try-delta:
// sorting_system
module sorting_system(
    input wire clk,              
    input wire rst_n,            
    input wire btn_manual_1,     
    input wire btn_manual_2,     
    input wire sensor_out,
    output wire s0, s1,
    output wire s2, s3,
    output wire led_r, led_g, led_b,
    input wire ir_sensor,        
    output wire servo_pwm_1,     
    output wire servo_pwm_2,     
    output wire led_ir_status    
);
    wire [1:0] detected_color;  
    tcs3200_core_v3 #(
        .SAMPLE_TIME(2500)
    ) color_sensor_inst (
        .clk(clk), .rst_n(rst_n),
        .sensor_out(sensor_out),
        .s0(s0), .s1(s1), .s2(s2), .s3(s3),
        .color_id(detected_color),
        .led_r(led_r), .led_g(led_g), .led_b(led_b)
    );
    reg ir_s1, ir_s2;
    wire ir_edge;
    always @(posedge clk) begin
        if (rst_n) begin
            ir_s1 <= 1'b1;
            ir_s2 <= 1'b1;
        end else begin
            ir_s1 <= ir_sensor;
            ir_s2 <= ir_s1;
        end
    end
    assign ir_edge = (ir_s2 == 1'b1 && ir_s1 == 1'b0);
    assign led_ir_status = ~ir_s2;  
    reg trig_1, trig_2;
    always @(posedge clk) begin
        if (rst_n) begin
            trig_1 <= 0;
            trig_2 <= 0;
        end else begin
            trig_1 <= 0;
            trig_2 <= 0;
            if (ir_edge) begin
                if (detected_color == 2'd1) trig_1 <= 1;
                else if (detected_color == 2'd2) trig_2 <= 1;
            end
        end
    end
    servo_core #(
        .START_DELAY(26250),
        .HOLD_TIME(30000)
    ) servo_1_inst (
        .clk(clk), .rst_n(rst_n),
        .activate(trig_1 | btn_manual_1),
        .pwm_out(servo_pwm_1)
    );
    servo_core #(
        .START_DELAY(50000),
        .HOLD_TIME(30000)
    ) servo_2_inst (
        .clk(clk), .rst_n(rst_n),
        .activate(trig_2 | btn_manual_2),
        .pwm_out(servo_pwm_2)
    );
endmodule
==> flow/config.mk <==
export PLATFORM = sky130hd
export DESIGN_NAME = sorting_system
export DESIGN_NICKNAME = sorting_system
export VERILOG_FILES = /design/flow/design.v
export SDC_FILE = /design/flow/constraint.sdc
export NUM_CORES = 4
export LEC_CHECK = 0
export ABC_AREA = 1
export CAP_MARGIN = 20
export CELL_PAD_IN_SITES_GLOBAL_PLACEMENT = 0
export CORE_ASPECT_RATIO = 0.97
export CORE_MARGIN = 2
export CORE_UTILIZATION = 72
export HOLD_SLACK_MARGIN = 0.26
export MAX_ROUTING_LAYER = met5
export SETUP_SLACK_MARGIN = -0.24
export SLEW_MARGIN = 20
export TNS_END_PERCENT = 75
==> flow/constraint.sdc <==
create_clock -name core_clock -period 2.51 [get_ports {clk}]
set_input_delay 0.5020 -clock core_clock [delete_from_list [all_inputs] [get_ports {clk}]]
set_output_delay 0.5020 -clock core_clock [all_outputs]
set_load 0.01 [all_outputs]
run.sh (not shown) runs the stock make flow with config.mk's settings and CLKGATE_MAP_FILE=.
try-delta finished all stages; layout check result: FAIL, due to negative setup slack.
The following lists how try-ember was set up differently from try-delta:
- SETUP_SLACK_MARGIN: -0.24 -> unset
- CTS_CLUSTER_DIAMETER: unset -> 354
- HOLD_SLACK_MARGIN: 0.26 -> 0.29
- the clock period (ns, I/O delays scaled along): 2.51 -> 2.59
[summary]
try-ember: all stages done; final checks FAILED (negative setup slack). Diff try-delta..try-ember | critical path depth | unchanged. Sort try-ember and try-delta by combinational power asc -> top: try-ember. Relative to try-delta, least setup slack across all paths after layout has increased by 94 ps in try-ember.
### try-ember -> try-raven
- TNS_END_PERCENT now 5, was 75
- HOLD_SLACK_MARGIN no longer set, was 0.29
- MAX_ROUTING_LAYER no longer set, was met5
- CTS_CLUSTER_SIZE now 99, previously not set
- CELL_PAD_IN_SITES_GLOBAL_PLACEMENT no longer set, was 0
- CORE_ASPECT_RATIO no longer set, was 0.97
- CTS_CLUSTER_DIAMETER no longer set, was 354
- the clock period (ns, I/O delays scaled along) now 2.46, was 2.59
--- outcome ---
- The flow for try-raven finished, though final verification flagged negative setup slack.
- The run showing the greater power density over the cells is try-raven.
- Comparing try-ember against try-raven, there is no change at all in post-synthesis chip area from yosys.
- In try-raven the first-pass GRT wire length turned out about 1.3% lower than in try-ember.
- Changes observed in try-raven relative to try-ember: clock buffer instance count of the final layout down 2, wire length on met1 now smaller.
- There was hardly any difference in post-route cell area between try-raven and try-ember.
- Largest net degree at the start of global routing was lower in the run labelled try-ember.
- Comparing power in combinational cells for try-ember and try-raven, the smaller number came from try-ember.
- The final reports for try-raven and try-ember show via count of the first global-routing pass lower in the former.
- [try-raven vs try-ember] buffering stage count on the worst path with inverters included: lower in try-raven
Relative to try-raven, the following input files were edited for try-amber:
- a change of CORE_UTILIZATION from 72 to 40
- a deleted CTS_CLUSTER_SIZE that had been 99
- a deleted TNS_END_PERCENT that had been 5
- a deleted ABC_AREA that had been 1
- a change of the clock period (ns, I/O delays scaled along) from 2.46 to 8.0
==> comparison <==
Part of the total power dissipated in the clock network (lower): try-raven
Compared with try-raven, try-amber shows final cell count that has gone down by a little under 10%.
Multi-input combinational cell count: try-raven and try-amber compared, higher one is try-raven
try-amber: done, clean on timing, DRC and antenna
Between try-raven and try-amber, the flow reports wire length on met2 decreasing by more than 10%.
try-amber does better than try-raven on hold slack.
Total power for try-amber: about 70% down relative to try-raven
Looking only at row count, and setting everything else aside, the lower value of try-raven and try-amber goes to try-raven.

---

## run 1
Starting RTL as in the previous note.
clock: 2.81 ns
lec_check: 0
abc_area: 1
cap_margin: 0
core_margin: 2
core_utilization: 72
cts_cluster_diameter: 394
slew_margin: 20
The flow completed for run 1, but it is not clean: the layout still shows negative setup slack.
### run 1 -> run 2
Settings: setting HOLD_SLACK_MARGIN to 0.3 for the first time; changing the clock period (ns, I/O delays scaled along) from 2.81 to 2.61.
### Flow results
The final report for run 2 shows a completed flow and a layout that fails verification, specifically negative setup slack. Run 2 has worst hold slack below what run 1 had. Run 1 -> run 2: number of non-clock inverters decreased slightly. Run 2 ends up with a final instance area that is 480 µm² higher than in run 1. Comparing run 2 and run 1, the lower relative contribution of the clock network to total power was measured on run 1. Between run 2 and run 1, the placed wire-length estimate after detailed placement is higher for run 2. Lower total routed wirelength was reported by run 1, not run 2. Run 2 vs run 1 — maximum frequency from static timing analysis dropped 2.7%. Changes observed in run 2 relative to run 1: number of instances in the placed design up 30, power went up by about 12%. Sort run 2 and run 1 by count of fill cells added during filler insertion asc -> top: run 2. Sequential share of layout area for run 2: 0.55 points down relative to run 1.
Power is estimated from default activity; no workload was simulated.
